==> flow/design.v <==
module division(input clk, input rst, input start, input [31:0] dividendo, divisor,
                output [31:0] cociente, residuo, output done);
reg [31:0] shift_register;
reg [31:0] pre_divisor;
reg [31:0] cont;
reg idle;                       
reg done_r;                     
reg [15:0] resta, pre_cocido, res, cocido;
always @ (posedge clk) begin
  done_r <= 1'b0;
  if (rst) begin
    idle = 1'b1;
  end else if (idle) begin
    if (start) begin
      cont = 32'b0;
      shift_register = {8'b0, dividendo[15:0]};
      pre_cocido = 16'b0;
      pre_divisor = divisor;
      shift_register = shift_register << 1;
      cont = cont + 1'b1;
      idle = 1'b0;
    end
  end else begin
    if (cont < 5'd17) begin
      if (shift_register[31:16] < pre_divisor[15:0]) begin
        pre_cocido = pre_cocido << 1;
      end else begin
        resta = shift_register[31:16] - pre_divisor[15:0];
        pre_cocido = pre_cocido << 1;
        pre_cocido[0] = 1'b1;
        shift_register[31:16] = resta;
      end
      shift_register = shift_register << 1;
      cont = cont + 1'b1;
    end else begin
      cocido = pre_cocido;
      res = shift_register[31:16]>>1;
      idle = 1'b1;
      done_r <= 1'b1;
    end
  end
end
assign cociente = {16'b0, cocido};
assign residuo = {16'b0, res};
assign done = done_r;
endmodule
clock: 3.96 ns
lec_check: 0
abc_area: 0
cap_margin: 0
cell_pad_in_sites_global_placement: 3
core_margin: 4
core_utilization: 26
cts_cluster_diameter: 233
cts_cluster_size: 98
gpl_timing_driven: 0
hold_slack_margin: 0.18
max_routing_layer: met4
place_density_lb_addon: 0.05
slew_margin: 0
run.sh (not shown) runs the stock make flow with config.mk's settings and CLKGATE_MAP_FILE=.
The starting point ran to the end with no violations.
Rerun with:
CELL_PAD_IN_SITES_DETAIL_PLACEMENT = 2   (was unset)
CORE_MARGIN = 9   (was 4)
CORE_UTILIZATION = 56   (was 26)
GPL_ROUTABILITY_DRIVEN = 0   (was unset)
GPL_TIMING_DRIVEN = 1   (was 0)
MIN_ROUTING_LAYER = met2   (was unset)
SETUP_SLACK_MARGIN = 0.86   (was unset)
SLEW_MARGIN = 20   (was 0)
Outcome: With this change the flow died in global placement without I/O (3_1_place_gp_skip_io), error FLW-0024. Synthesized cell count stays the same. Die area drops by 42%. Synthesized area stays the same.
Rerun with:
CORE_MARGIN = 4   (was 9)
GPL_ROUTABILITY_DRIVEN = unset   (was 0)
MIN_ROUTING_LAYER = unset   (was met2)
After rerunning: The changed run never finished: it broke off in global placement without I/O (3_1_place_gp_skip_io); die area fell by 16%; synthesized cell count is unchanged; synthesized area stays the same.
Rerun with:
CELL_PAD_IN_SITES_DETAIL_PLACEMENT = unset   (was 2)
CELL_PAD_IN_SITES_GLOBAL_PLACEMENT = unset   (was 3)
CORE_MARGIN = 2   (was 4)
CORE_UTILIZATION = 70   (was 56)
CTS_CLUSTER_SIZE = unset   (was 98)
GPL_TIMING_DRIVEN = unset   (was 1)
HOLD_SLACK_MARGIN = unset   (was 0.18)
MAX_ROUTING_LAYER = unset   (was met4)
PLACE_DENSITY_LB_ADDON = unset   (was 0.05)
SETUP_SLACK_MARGIN = 0.73   (was 0.86)
clock period = 2.47 ns   (was 3.96 ns; I/O delays follow)
=> Now the flow did not get past clock tree synthesis (4_1_cts) (DPL-0038). Die area went down by 25%. Synthesized area does not change. Synthesized cell count is unchanged.
Rerun with:
ABC_AREA = unset   (was 0)
CAP_MARGIN = 20   (was 0)
CORE_UTILIZATION = 72   (was 70)
CTS_CLUSTER_DIAMETER = unset   (was 233)
PLACE_DENSITY = 0.6   (was unset)
SETUP_SLACK_MARGIN = unset   (was 0.73)
clock period = 4.04 ns   (was 2.47 ns; I/O delays follow)
Outcome: The new run passed the timing, DRC and antenna checks. Synthesized cell count stays the same. Synthesized area stays the same. Die area is lower by 2.7%.

========
Starts from the design.v that is shown in full above.
export LEC_CHECK = 0
export ABC_AREA = 1
export CAP_MARGIN = 20
export CORE_MARGIN = 2
export CORE_UTILIZATION = 72
export CTS_CLUSTER_SIZE = 74
export PLACE_DENSITY_LB_ADDON = 0.26
export SETUP_SLACK_MARGIN = 0.66
export SLEW_MARGIN = 20
create_clock -name core_clock -period 2.61 [get_ports {clk}]
The baseline failed in 5_1_grt (DPL-0038).
Change:
--- a/flow/config.mk
+++ b/flow/config.mk
@@ -9,7 +9,7 @@
 export CAP_MARGIN = 20
 export CORE_MARGIN = 2
-export CORE_UTILIZATION = 72
+export CORE_UTILIZATION = 70
 export CTS_CLUSTER_SIZE = 74
-export PLACE_DENSITY_LB_ADDON = 0.26
-export SETUP_SLACK_MARGIN = 0.66
+export PLACE_DENSITY = 0.61
+export SETUP_SLACK_MARGIN = 0.35
 export SLEW_MARGIN = 20
Outcome: With this change the flow finished with timing, DRC and antenna clean. Synthesized cell count stays the same. Die size grows by about 2.7%. Synthesized area does not change.
Change:
==> flow/config.mk (replaced) <==
export PLATFORM = sky130hd
export DESIGN_NAME = division
export DESIGN_NICKNAME = division
export VERILOG_FILES = /design/flow/design.v
export SDC_FILE = /design/flow/constraint.sdc
export NUM_CORES = 4
export LEC_CHECK = 0
export CAP_MARGIN = 20
export CORE_MARGIN = 2
export CORE_UTILIZATION = 58
export CTS_CLUSTER_SIZE = 21
export PLACE_DENSITY = 0.6
export SLEW_MARGIN = 20
==> flow/constraint.sdc (replaced) <==
create_clock -name core_clock -period 5.13 [get_ports {clk}]
set_input_delay 1.0260 -clock core_clock [delete_from_list [all_inputs] [get_ports {clk}]]
set_output_delay 1.0260 -clock core_clock [all_outputs]
set_load 0.01 [all_outputs]
The changed run ran to the end with no violations.
Synthesized area went down by 12%.
Wire length went down by 29%.
Via count went down by 32%.
Setup slack gains 1.5 ns.
Worst hold slack loses 0.0033 ns.
Design area went down by 13%.
Register-to-register slack gains 1.5 ns.
Change:
--- a/flow/config.mk
+++ b/flow/config.mk
@@ -8,6 +8,5 @@
 export CAP_MARGIN = 20
 export CORE_MARGIN = 2
-export CORE_UTILIZATION = 58
-export CTS_CLUSTER_SIZE = 21
-export PLACE_DENSITY = 0.6
+export CORE_UTILIZATION = 66
+export SETUP_SLACK_MARGIN = -0.19
 export SLEW_MARGIN = 20
==> flow/constraint.sdc (replaced) <==
create_clock -name core_clock -period 2.46 [get_ports {clk}]
set_input_delay 0.4920 -clock core_clock [delete_from_list [all_inputs] [get_ports {clk}]]
set_output_delay 0.4920 -clock core_clock [all_outputs]
set_load 0.01 [all_outputs]
This time the run ran to the end with violations: setup timing.
Critical path depth is higher by 1.
Via count is higher by 6.2%.
Flip-flop count stays the same.
Synthesized area is unchanged.
Total power is higher by 130%.
Clock-buffer cell count stays the same.
First-iteration DRC count is lower by 31%.
Worst setup slack is worse by 2.0 ns.
Clock skew stays flat.
Register-to-register slack is worse by 2.0 ns.
Change:
--- a/flow/config.mk
+++ b/flow/config.mk
@@ -9,4 +9,5 @@
 export CORE_MARGIN = 2
 export CORE_UTILIZATION = 66
-export SETUP_SLACK_MARGIN = -0.19
+export CTS_CLUSTER_SIZE = 41
+export SETUP_SLACK_MARGIN = 0.73
 export SLEW_MARGIN = 20
What happened:
- The changed run ended with an error in 5_1_grt
- area after synthesis is unchanged
- die area stays the same
- synthesized cell count is unchanged
Power and IR drop assume default switching activity.
